==> wip/indigo <==
// SelectionOfAvatar
module SelectionOfAvatar(
	input [1:0] mode,
	input [5:0] userID,
	input [1:0] candidate,  
	input CLK,
	input rst,  
	output reg [1:0] ballotBoxId,
	output reg [5:0] numberOfRegisteredVoters,
	output reg [5:0] numberOfVotesWinner,  
	output reg [1:0] WinnerId,
	output reg AlreadyRegistered,
	output reg AlreadyVoted,
	output reg NotRegistered,
	output reg VotingHasNotStarted,
	output reg RegistrationHasEnded
	);
make LEC_CHECK=0 CAP_MARGIN=20 CORE_MARGIN=2 CORE_UTILIZATION=68 CTS_CLUSTER_DIAMETER=360 SETUP_SLACK_MARGIN=-0.39 SLEW_MARGIN=20 finish   # period 4.77 ns
run.sh (not shown) runs the stock make flow with config.mk's settings and CLKGATE_MAP_FILE=.
==> inputs of wip/garnet, as changes to wip/indigo <==
--- a/flow/config.mk
+++ b/flow/config.mk
@@ -8,6 +8,6 @@
 export CAP_MARGIN = 20
 export CORE_MARGIN = 2
-export CORE_UTILIZATION = 68
+export CORE_UTILIZATION = 57
 export CTS_CLUSTER_DIAMETER = 360
-export SETUP_SLACK_MARGIN = -0.39
+export SETUP_SLACK_MARGIN = 1.14
 export SLEW_MARGIN = 20
==> inputs of wip/delta, as changes to wip/indigo <==
--- a/flow/config.mk
+++ b/flow/config.mk
@@ -6,8 +6,9 @@
 export NUM_CORES = 4
 export LEC_CHECK = 0
-export CAP_MARGIN = 20
+export CAP_MARGIN = 10
 export CORE_MARGIN = 2
 export CORE_UTILIZATION = 68
 export CTS_CLUSTER_DIAMETER = 360
-export SETUP_SLACK_MARGIN = -0.39
+export CTS_CLUSTER_SIZE = 24
+export SETUP_SLACK_MARGIN = 1.14
 export SLEW_MARGIN = 20
==> metrics.cfg <==
[status]
outcome = finished with violations
violations = setup timing

[finish]
fill_cells = 1496
area_delta_synth_final_pct = 15.05

[setup_path]
cp.depth = 28

[final_timing]
finalWorstSetupSlack_ns = -0.1658
setup_viol = 7

[cts]
cts_buffers = 30

[power]
power_frac_comb_pct = 5.9
p_sw_mw = 1.192

[routing]
maxUsedRoutingLayer = met4

The numbers above come from wip/indigo.

==> metrics.cfg <==
[setup_path]
cp.depth = 26

[routing]
maxUsedRoutingLayer = met5

[logic_synthesis]
adder_share_pct = 2.089

[power]
power.leakage_nw = 7.687
p_sw_mw = 1.213
power_frac_comb_pct = 10.3

[status]
violations = setup timing
outcome = finished with violations

[final_timing]
setup_viol = 8
finalWorstSetupSlack_ns = -0.4379

[finish]
fill_cells = 661

The numbers above come from wip/delta.

==> metrics.cfg <==
[final_timing]
finalWorstSetupSlack_ns = 0.1820
setup_viol = 0

[finish]
fill_cells = 1390

[routing]
diodes = 0
maxUsedRoutingLayer = met4

[power]
p_sw_mw = 1.364
power_frac_comb_pct = 8.4

[cts]
cts_buffers = 35

[logic_synthesis]
synth_nets = 1805

[setup_path]
cp.depth = 26

[die]
die_w_um = 166.1

[status]
outcome = complete, no violations

The numbers above come from wip/garnet.


---

==> run K: inputs <==
==> flow/design.v <==
`timescale 1ns / 1ps
module SelectionOfAvatar(
	input [1:0] mode,
	input [5:0] userID,
	input [1:0] candidate,  
	input CLK,
	input rst,  
	output reg [1:0] ballotBoxId,
	output reg [5:0] numberOfRegisteredVoters,
	output reg [5:0] numberOfVotesWinner,  
	output reg [1:0] WinnerId,
	output reg AlreadyRegistered,
	output reg AlreadyVoted,
	output reg NotRegistered,
	output reg VotingHasNotStarted,
	output reg RegistrationHasEnded
	);
    reg [5:0] registered [0:63];
    reg [5:0] voted [0:63];
    integer i, clock, registeredNum, votedNum;
    integer airV, fireV, waterV, earthV;
	always @(posedge CLK)
	begin
	if (rst) begin
        clock = 0;
		registeredNum = 0;
		votedNum = 0;
		airV = 0;
		fireV = 0;
		waterV = 0;
		earthV = 0;
		for(i=0; i<64; i = i+1) begin
            registered[i]=6'b000000;
            voted[i]=6'b000000;
        end
        ballotBoxId =0;
        numberOfRegisteredVoters=0;
        numberOfVotesWinner=0;
        WinnerId=0;
        AlreadyRegistered=0;
        AlreadyVoted=0;
        NotRegistered=0;
        VotingHasNotStarted=0;
        RegistrationHasEnded=0;
	end
	else begin
		clock=clock+1;
        ballotBoxId =0;
        numberOfRegisteredVoters=0;
        numberOfVotesWinner=0;
        WinnerId=0;
        AlreadyRegistered=0;
        AlreadyVoted=0;
        NotRegistered=0;
        VotingHasNotStarted=0;
        RegistrationHasEnded=0;
        if(clock<=100) begin
            ballotBoxId=userID[5:4];
            if(mode==1) begin
                VotingHasNotStarted=1;
            end
            if(mode==0) begin
                if(registered[userID]==0) begin
                    registered[userID]=1;
                    ballotBoxId=userID[5:4];
                    registeredNum=registeredNum+1;
                end
                else begin 
                    AlreadyRegistered=1;
                    ballotBoxId=userID[5:4];
                end
            end
            numberOfRegisteredVoters=registeredNum;
        end
        else if(clock<=200) begin
            ballotBoxId=userID[5:4];
            numberOfRegisteredVoters=registeredNum;
            if(mode==0) begin
                RegistrationHasEnded=1;
            end
            if(mode==1) begin
                if(registered[userID]==1) begin
                    if(voted[userID]==0)begin
                        voted[userID]=1;
                        if(candidate==0)begin
                            airV=airV+1;
                        end
                        if(candidate==1)begin
                            fireV=fireV+1;
                        end
                        if(candidate==2)begin
                            waterV=waterV+1;
                        end
                        if(candidate==3)begin
                            earthV=earthV+1;
                        end
                    end 
                    else begin
                        AlreadyVoted=1;
                    end   
                end
                else begin
                    NotRegistered=1;
                end
            end    
        end
        else if(clock>200) begin
            numberOfRegisteredVoters=registeredNum;
            numberOfVotesWinner=airV;
            WinnerId=2'b0;
            if (fireV > numberOfVotesWinner) begin
				numberOfVotesWinner = fireV;
				WinnerId = 2'b01;
			end
			if (waterV > numberOfVotesWinner) begin
				numberOfVotesWinner = waterV;
				WinnerId = 2'b10;
			end
			if (earthV> numberOfVotesWinner) begin
				numberOfVotesWinner = earthV;
				WinnerId = 2'b11;
			end
        end
	end
	end
endmodule
==> flow/run.sh <==
#!/bin/bash
# the make line also repeats each setting of config.mk as NAME=value (left out here)
make -C /OpenROAD-flow-scripts/flow DESIGN_CONFIG=/design/flow/config.mk WORK_HOME=/design/flow/orfs CLKGATE_MAP_FILE= finish
==> flow/config.mk <==
export PLATFORM = sky130hd
export DESIGN_NAME = SelectionOfAvatar
export DESIGN_NICKNAME = SelectionOfAvatar
export VERILOG_FILES = /design/flow/design.v
export SDC_FILE = /design/flow/constraint.sdc
export NUM_CORES = 4
export LEC_CHECK = 0
export ABC_AREA = 1
export CAP_MARGIN = 15
export CORE_MARGIN = 2
export CORE_UTILIZATION = 72
export CTS_CLUSTER_DIAMETER = 99
export CTS_CLUSTER_SIZE = 20
export SLEW_MARGIN = 20
==> flow/constraint.sdc <==
create_clock -name core_clock -period 3.47 [get_ports {CLK}]
set_input_delay 0.6940 -clock core_clock [delete_from_list [all_inputs] [get_ports {CLK}]]
set_output_delay 0.6940 -clock core_clock [all_outputs]
set_load 0.01 [all_outputs]
==> run X: changes against run K <==
ABC_AREA = default   (was 1)
CAP_MARGIN = 20   (was 15)
CORE_UTILIZATION = 64   (was 72)
CTS_CLUSTER_DIAMETER = default   (was 99)
CTS_CLUSTER_SIZE = default   (was 20)
SETUP_SLACK_MARGIN = -0.33   (was default)
==> flow/constraint.sdc (replaced) <==
create_clock -name core_clock -period 4.35 [get_ports {CLK}]
set_input_delay 0.8700 -clock core_clock [delete_from_list [all_inputs] [get_ports {CLK}]]
set_output_delay 0.8700 -clock core_clock [all_outputs]
set_load 0.01 [all_outputs]
==> results <==
In run X the critical path depth is higher than in run K, by 1. In run X the design area is lower than in run K, by about 1.6%. Against run X, the clock skew of run K is higher by 0.011 ns. Run X reached the layout checks and failed them: setup timing. Run K reached the layout checks and failed them: setup timing. In run X the synthesized cell count is smaller than in run K, by 27%.
==> figures <==
Result of the run: run X failed layout checks; run K failed layout checks
Layout check failures: run X setup timing; run K setup timing
Actual transition at the worst max-transition pin: run X 0.845 ns; run K 0.681 ns
Die X: run X 157 um; run K 152 um
Number of clock buffers inserted by TritonCTS: run X 31; run K 18
Share of the final layout cell area in multi-input gates: run X 46.3%; run K 48.1%
Hold worst-path end: run X voted[22][0]$_SDFFE_PP0P_; run K registered[19][0]$_SDFFE_PP0P_
Destination of the worst register-to-register timing path: run X numberOfVotesWinner[0]$_SDFF_PP0_; run K numberOfVotesWinner[5]$_SDFF_PP0_
Buffers inserted by post-CTS timing repair: run X 7; run K 6
Post-synthesis cell count: run X 1768; run K 2417
Number of warning messages in the logs: run X 31; run K 35
